==> job 2065 <==
## lidar_system_top
module lidar_system_top (
    input  wire clk,
    input  wire rst,
    input  wire rx,      
    output wire tx,      
    output wire [15:0] dbg_max_idx,
    output wire [15:0] dbg_min_idx,
    output wire [15:0] dbg_max_dist,
    output wire [15:0] dbg_min_dist,
    output wire [15:0] dbg_obs_alert,
    output wire [15:0] dbg_max_angle,
    output wire [15:0] dbg_min_angle,
    output wire        dbg_angle_done
);
    wire [7:0] rx_data;
    wire       rx_valid;
    RxD u_rxd (
        .clk(clk),
        .rx(rx),
        .rst(rst),
        .data(rx_data),
        .data_valid(rx_valid)
    );
    wire [15:0] max_idx, min_idx, max_dist, min_dist, obs_alert;
    wire [15:0] max_angle, min_angle;
    wire        angle_done;
    distance_process u_dp (
        .clk(clk),
        .rst(rst),
        .data_in(rx_data),
        .data_valid(rx_valid),
        .max_idx(max_idx),
        .min_idx(min_idx),
        .max_dist(max_dist),
        .min_dist(min_dist),
        .obs_alert(obs_alert),
        .max_angle(max_angle),
        .min_angle(min_angle),
        .angle_done(angle_done)
    );
    reg [7:0] tx_data;               
    reg       tx_send;               
    wire      tx_busy;               
    reg [31:0] tx_packet;            
    TxD u_txd (
        .clk(clk),
        .rst(rst),
        .data(tx_data),
        .send(tx_send),
        .tx(tx),
        .busy(tx_busy)
    );
    localparam TX_IDLE  = 3'd0;  
    localparam TX_PREP  = 3'd1;  
    localparam TX_SEND  = 3'd2;  
    localparam TX_WAIT  = 3'd3;  
    reg [2:0] tx_state;     
    reg [1:0] byte_ptr;     
    reg [15:0] send_word;   
    reg angle_done_d;
    always @(posedge clk) begin
        if (rst) angle_done_d <= 1'b0;
        else     angle_done_d <= angle_done;
    end
    always @(posedge clk) begin
        if (rst) begin                           
            tx_state   <= TX_IDLE;
            tx_send    <= 1'b0;
            tx_data    <= 8'd0;
            tx_packet  <= 32'd0;
            byte_ptr   <= 2'd0;
        end else begin
            tx_send <= 1'b0;
  ...
clock: 10.0 ns
lec_check: 0
abc_area: 1
cap_margin: 30
cell_pad_in_sites_detail_placement: 2
cell_pad_in_sites_global_placement: 3
core_aspect_ratio: 1.48
core_margin: 2
core_utilization: 66
gpl_routability_driven: 0
gpl_timing_driven: 1
min_routing_layer: met2
place_density: 0.63
setup_slack_margin: 2.55
slew_margin: 25
run.sh (not shown) runs the stock make flow with config.mk's settings and CLKGATE_MAP_FILE=.
==> job 306 (differences from job 2065) <==
Settings changed: CAP_MARGIN 30 to 20, GPL_TIMING_DRIVEN 1 to 0.
==> job 7899 (differences from job 2065) <==
Settings changed: CAP_MARGIN 30 to 20, CELL_PAD_IN_SITES_DETAIL_PLACEMENT 2 to unset, CELL_PAD_IN_SITES_GLOBAL_PLACEMENT 3 to unset, CORE_ASPECT_RATIO 1.48 to 1.67, CORE_UTILIZATION 66 to 40, GPL_ROUTABILITY_DRIVEN 0 to unset, GPL_TIMING_DRIVEN 1 to 0, HOLD_SLACK_MARGIN set to 0.11, MIN_ROUTING_LAYER met2 to unset, PLACE_DENSITY 0.63 to unset, SETUP_SLACK_MARGIN 2.55 to unset, SLEW_MARGIN 25 to 0, TNS_END_PERCENT set to 90.
==> GITHUB_STEP_SUMMARY <==
### Metrics collected by this job

| Metric | Value |
|---|---|
| Log Error | [ERROR GPL-0301] Utilization 148.659 % exceeds 100%. |
| Stop stage | global placement without I/O (3_1_place_gp_skip_io) |
| Status | stopped before the end |
| Syn Inst Count | 7261 |
| Ao+oa area frac | 0.08532 |
| Synth top cells by count | 1652 x nand2_1, 1644 x inv_1, 814 x fa_1 |
| Yosys Instances | 7261 |
| Initial Util | 0.6682 |
| Mux share | 0.0003748 |
| Area leader share | 0.3051 |
| Rows | 126 |
| Die Area | 83260 um^2 |
| Die height | 350.1 um |
| Core Area | 79930 um^2 |
| Die X | 237.8 um |
That was job 2065.
==> GITHUB_STEP_SUMMARY <==
### Metrics collected by this job

| Metric | Value |
|---|---|
| Ao+oa area frac | 0.08532 |
| Rows | 126 |
| Stop stage | global placement without I/O (3_1_place_gp_skip_io) |
| Syn Inst Count | 7261 |
| Initial Util | 0.6682 |
| Synth top cells by count | 1652 x nand2_1, 1644 x inv_1, 814 x fa_1 |
| Die X | 237.8 um |
| Log Error | [ERROR GPL-0301] Utilization 148.659 % exceeds 100%. |
| Yosys Instances | 7261 |
| Core Area | 79930 um^2 |
| Die Area | 83260 um^2 |
| Mean post-synth cell area | 7.356 um^2 |
| Die height | 350.1 um |
| Area leader share | 0.3051 |
| Mux share | 0.0003748 |
| Status | stopped before the end |
| Flip-flops with a built-in enable | 0 |
That was job 306.
==> GITHUB_STEP_SUMMARY <==
### Yosys + OpenROAD results

| Metric | Value |
|---|---|
| Initial Util | 0.4019 |
| Mux share | 0.0003748 |
| Syn Inst Count | 7261 |
| Area leader share | 0.3051 |
| Sequential share of power | 0.492 |
| Max-area cell class | multi-input combinational cells |
| Tcrit/Tclk final | 0.9574 |
| Flip-flops with a built-in enable | 0 |
| Die X | 286.8 um |
| Die height | 476.2 um |
| Slew headroom | 0.2397 |
| P&R area growth vs syn | 9.240% |
| Die Area | 136600 um^2 |
| YS chip area | 53410 um^2 |
| Most crowded layer after global routing | met2 |
| Crit start category | register |
| Number of antenna violations at the first check in global routing | 3 |
| Synth top cells by count | 1652 x nand2_1, 1644 x inv_1, 814 x fa_1 |
| Top routing layer in use | met5 |
| Status | finished clean |
| Rows | 173 |
| Pin count of the biggest net entering global routing | 19 |
That was job 7899.
Power is estimated from default activity; no workload was simulated.
